job 2915:
// error_correction
module error_correction # (
    parameter puf_sig_length     = 256,
    parameter ipid_N             = 16
)
(
    input                                clk,
    input                                rst_n,
    input        [1:0]                   pcm_instruction,
    input        [puf_sig_length-1:0]    pcm_puf_in,
    input                                pcm_puf_in_valid,
    input        [$clog2(ipid_N)-1:0]    pcm_ipid_number,
    output logic [puf_sig_length-1:0]    pcm_puf_out,
    output logic                         pcm_puf_out_valid,
    output logic                         pcm_S_c  
);  
typedef enum logic [1:0] {IDLE, PROVISION_ID, CORRECT_SIG} state_t;
state_t state_r; 
logic [(6*(puf_sig_length/16))-1:0] parity_bits [0:ipid_N-1];
wire [puf_sig_length-1:0] temp_corrected_out; 
genvar j;
generate
    for (j =0; j < puf_sig_length/16; j++) begin
  ...
Settings: LEC_CHECK=0, CAP_MARGIN=20, CORE_MARGIN=2, CORE_UTILIZATION=68, CTS_CLUSTER_SIZE=37, PLACE_DENSITY=0.6, SETUP_SLACK_MARGIN=0.75, SLEW_MARGIN=20; clock period 2.9 ns.
run.sh (not shown) runs the stock make flow with config.mk's settings and CLKGATE_MAP_FILE=.
Job 2915 is listed as incomplete: the tool reported an error in global routing and the run ended there.
#### Input delta (job 1798 over job 2915)
Settings: removing CTS_CLUSTER_SIZE (formerly 37); removing SETUP_SLACK_MARGIN (formerly 0.75); changing CORE_UTILIZATION from 68 to 58; changing the clock period (ns, I/O delays scaled along) from 2.9 to 3.67.
Findings:
- From job 2915 to job 1798 the numbers moved as follows: number of post-CTS setup repair buffers -62; chip area +about 17%; floorplan utilization -9.9 points.
- The area of the core of job 1798 was inferior to that of job 2915.
- [compare] base=job 2915 new=job 1798: post-placement cell area decreased 3400 µm², total number of placement rows increased 10, cell count after synthesis essentially unchanged, die outline width increased 8.2%.
- Job 1798 | stages: all done | timing, DRC, antenna: all pass
Edits applied to the flow inputs when going from job 1798 to job 9890:
Settings: CORE_UTILIZATION changed from 58 to 40; SETUP_SLACK_MARGIN newly set to -0.24; the clock period (ns, I/O delays scaled along) changed from 3.67 to 3.88.
[summary]
- Delta (job 9890 minus job 1798): global routing usage on met3 went down 2.9 points; register-to-register slack +0.03 ns; clock skew higher.
- Headroom to the max-slew limit (lower): job 1798
Setup changes, job 9890 to job 9308
Settings: SETUP_SLACK_MARGIN no longer set, was -0.24; PLACE_DENSITY no longer set, was 0.6; CORE_UTILIZATION now 70, was 40; CTS_CLUSTER_SIZE now 36, previously not set; the clock period (ns, I/O delays scaled along) now 2.95, was 3.88.
## What came out
Job 9308 finished all stages; layout check result: FAIL, due to max-capacitance violations, max-slew violations, negative setup slack. The number of cell rows in job 9890 is 1.3 times that in job 9308. Changes observed in job 9308 relative to job 9890: global routing met2 resource utilization up 42 points, global-route wire length before repair rose by about 30%, final cell count without fillers went down by 7.6%, setup slack saw a decrease, later-pin clock latency in the skew report barely changed. [job 9308 vs job 9890] flop share of the area: lower in job 9308. Across both runs, worst-case headroom to the max-slew limit was lower for job 9308 than for job 9890. Relative to job 9890, hold slack has decreased by 0.19 ns in job 9308. Job 9308 vs. job 9890: flip-flop count ~0 delta, total via count in the routed design +16673. Job 9890 reports its critical path launch point as pcm_ipid_number[0] while job 9308 reports pcm_puf_in[106].

error_correction again, from the RTL that the note above started with.
export LEC_CHECK = 0
export ABC_AREA = 0
export CAP_MARGIN = 20
export CELL_PAD_IN_SITES_DETAIL_PLACEMENT = 0
export CORE_MARGIN = 6
export CORE_UTILIZATION = 58
export GPL_TIMING_DRIVEN = 0
export MAX_ROUTING_LAYER = met5
export PLACE_DENSITY_LB_ADDON = 0.08
export SLEW_MARGIN = 20
export TNS_END_PERCENT = 25
create_clock -name core_clock -period 2.81 [get_ports {clk}]
The first run ran to the end with violations: negative setup slack.
==> next run, changes <==
- ABC_AREA: 0 -> unset
- CELL_PAD_IN_SITES_DETAIL_PLACEMENT: 0 -> unset
- CORE_MARGIN: 6 -> 2
- CORE_UTILIZATION: 58 -> 70
- CTS_CLUSTER_SIZE: unset -> 47
- GPL_TIMING_DRIVEN: 0 -> unset
- MAX_ROUTING_LAYER: met5 -> unset
- PLACE_DENSITY_LB_ADDON: 0.08 -> unset
- TNS_END_PERCENT: 25 -> unset
- clock period: 2.81 -> 2.15 ns (I/O delays scaled with it)
Outcome: Now the flow aborted during 5_1_grt with GRT-0116; synthesized area does not change; die area shrinks by 20%; synthesized cell count stays the same.
==> next run, changes <==
- CORE_UTILIZATION: 70 -> 65
- CTS_CLUSTER_SIZE: 47 -> 51
- HOLD_SLACK_MARGIN: unset -> 0.29
- PLACE_DENSITY: unset -> 0.6
- The changed run finished with negative setup slack left
- die area came out higher by about 8%
- synthesized area does not change
- synthesized cell count is unchanged
==> next run, changes <==
- CORE_UTILIZATION: 65 -> 40
- CTS_CLUSTER_SIZE: 51 -> unset
- HOLD_SLACK_MARGIN: 0.29 -> unset
- clock period: 2.15 -> 5.0 ns (I/O delays scaled with it)
This time the run completed without violations.
Count of clock-buffer cells in the layout climbs by 13.
Final cell count drops by about 0.7%.
Sequential power drops by about 60%.
Register-to-register slack is better by 3.2 ns.
Synthesized area does not change.

== job 286 ==
Starting RTL as in the previous note.
==> flow/config.mk <==
export PLATFORM = sky130hd
export DESIGN_NAME = error_correction
export DESIGN_NICKNAME = error_correction
export VERILOG_FILES = /design/flow/design.v
export SDC_FILE = /design/flow/constraint.sdc
export NUM_CORES = 4
export LEC_CHECK = 0
export ABC_AREA = 0
export CAP_MARGIN = 20
export CORE_ASPECT_RATIO = 1.65
export CORE_MARGIN = 2
export CORE_UTILIZATION = 70
export CTS_CLUSTER_SIZE = 52
export GPL_ROUTABILITY_DRIVEN = 0
export PLACE_DENSITY_LB_ADDON = 0.27
export SLEW_MARGIN = 10
==> flow/constraint.sdc <==
create_clock -name core_clock -period 2.95 [get_ports {clk}]
set_input_delay 0.5900 -clock core_clock [delete_from_list [all_inputs] [get_ports {clk}]]
set_output_delay 0.5900 -clock core_clock [all_outputs]
set_load 0.01 [all_outputs]
Job 286 did not finish: a tool error stopped it during global routing.
Modified inputs, job 9901 compared to job 286
- CTS_CLUSTER_SIZE now 37, was 52
- GPL_ROUTABILITY_DRIVEN no longer set, was 0
- PLACE_DENSITY_LB_ADDON no longer set, was 0.27
- ABC_AREA no longer set, was 0
- PLACE_DENSITY now 0.6, previously not set
- SLEW_MARGIN now 20, was 10
- CORE_ASPECT_RATIO no longer set, was 1.65
- the clock period (ns, I/O delays scaled along) now 2.2, was 2.95
Results
No final results exist for job 286, since it was stopped by error GRT-0232 during global routing. Job 9901: it failed with a tool error in clock tree synthesis, so there are no final results. Job 9901 vs. job 286: area fraction in full adders, half adders and majority gates now sits at about the same level; HPWL after detailed placement now sits higher. Relative to job 286, the instance count after placement with tap cells included of job 9901 is higher by 104. Lower count of standard-cell rows was reported by job 9901, not job 286. Diff job 286..job 9901 | synthesized cell count | unchanged. I/O pin count: job 9901 vs job 286 identical. Die span in y (job 9901 vs. job 286) decreases by more than 10%. Die area: job 9901 vs job 286 — no meaningful difference. Compared with job 286, job 9901 shows placed cell area that has gone up slightly.
diff inputs: job 9901 => job 3048
- CTS_CLUSTER_SIZE now 49, was 37
- PLACE_DENSITY no longer set, was 0.6
- the clock period (ns, I/O delays scaled along) now 2.21, was 2.2
==> comparison <==
The number of cells in the design after placement of job 3048 and that of job 9901 are within noise of each other. Relative to job 9901, job 3048 improves half-perimeter wire length of the detailed placement result. Compared with job 9901, in job 3048 gate count after technology mapping saw little to no change; average instance area after synthesis saw little to no change. Job 9901 -> job 3048: post-synthesis cell count from yosys delta 0, exact match. Number of rows in the core area: job 3048 vs job 9901, no meaningful difference. Flow for job 9901 halted at clock tree synthesis, error code DPL-0033. Job 3048 did not finish; a tool error ended it in global routing.

error_correction again, from the RTL that the note above started with.
==> flow/design.v (excerpt) <==
module error_correction # (
    parameter puf_sig_length     = 256,
    parameter ipid_N             = 16
)
(
    input                                clk,
    input                                rst_n,
    input        [1:0]                   pcm_instruction,
    input        [puf_sig_length-1:0]    pcm_puf_in,
    input                                pcm_puf_in_valid,
    input        [$clog2(ipid_N)-1:0]    pcm_ipid_number,
    output logic [puf_sig_length-1:0]    pcm_puf_out,
    output logic                         pcm_puf_out_valid,
    output logic                         pcm_S_c  
);  
typedef enum logic [1:0] {IDLE, PROVISION_ID, CORRECT_SIG} state_t;
state_t state_r; 
logic [(6*(puf_sig_length/16))-1:0] parity_bits [0:ipid_N-1];
wire [puf_sig_length-1:0] temp_corrected_out; 
genvar j;
generate
    for (j =0; j < puf_sig_length/16; j++) begin
        error_module errorX (.data(pcm_puf_in[((j+1)*16)-1:j*16]), .parity(parity_bits[pcm_ipid_number][((j+1)*6)-1:j*6]), .corrected_out(temp_corrected_out[((j+1)*16)-1:j*16]));
    end 
endgenerate 
always @(posedge clk) begin
    if (state_r == PROVISION_ID && pcm_puf_in_valid) begin
        for (int i = 0; i < puf_sig_length/16; i++) begin
            parity_bits[pcm_ipid_number][0+(6*i)] <= pcm_puf_in[2+(16*i)] ^ pcm_puf_in[5+(16*i)] ^ pcm_puf_in[7+(16*i)] ^ pcm_puf_in[9+(16*i)] ^ pcm_puf_in[11+(16*i)] ^ pcm_puf_in[14+(16*i)];
  ...
==> flow/config.mk <==
export PLATFORM = sky130hd
export DESIGN_NAME = error_correction
export DESIGN_NICKNAME = error_correction
export VERILOG_FILES = /design/flow/design.v
export SDC_FILE = /design/flow/constraint.sdc
export NUM_CORES = 4
export LEC_CHECK = 0
export CAP_MARGIN = 20
export CORE_MARGIN = 2
export CORE_UTILIZATION = 65
export MAX_ROUTING_LAYER = met4
export PLACE_DENSITY = 0.6
export SLEW_MARGIN = 20
==> flow/constraint.sdc <==
create_clock -name core_clock -period 4.09 [get_ports {clk}]
set_input_delay 0.8180 -clock core_clock [delete_from_list [all_inputs] [get_ports {clk}]]
set_output_delay 0.8180 -clock core_clock [all_outputs]
set_load 0.01 [all_outputs]
Change:
CORE_UTILIZATION = 70   (was 65)
CTS_CLUSTER_SIZE = 59   (was not set)
MAX_ROUTING_LAYER = not set   (was met4)
clock period = 3.11 ns   (was 4.09 ns; I/O delays follow)
Outcome:
- The new run completed and failed the layout checks on setup timing
- via count is higher by 20%
- synthesized cell count does not change
- power rose by 41%
- synthesized area is unchanged
- global-route usage climbs by 10 points
- clock skew is about the same
Change:
CORE_UTILIZATION = 40   (was 70)
CTS_CLUSTER_SIZE = not set   (was 59)
clock period = 6.53 ns   (was 3.11 ns; I/O delays follow)
The new run passed the timing, design-rule and antenna checks.
Sequential share of layout area increases by 3.0 points.
Worst hold slack degrades by 0.025 ns.
Non-clock buffer count decreases by 803.
Total power decreases by well over a third.
Sequential power decreases by well over a third.
Synthesized area does not change.
Utilization decreases by 41 points.
Cell count increases by a few percent.
Sequential cell count stays the same.
Global-route usage decreases by 23 points.
Change:
CORE_UTILIZATION = 64   (was 40)
PLACE_DENSITY = not set   (was 0.6)
clock period = 2.15 ns   (was 6.53 ns; I/O delays follow)
The changed run produced a layout that fails on setup timing; non-clock buffer count increases by 1164; synthesized cell count is unchanged; combinational power increases to 5.1 times its value; count of clock-buffer cells in the layout shrinks by 5; cell area goes up by about a fifth; clock power is higher to 3.1 times its value; via count goes up by a quarter to a third.
Power figures rest on the tool's default switching activity, not on a simulated workload.
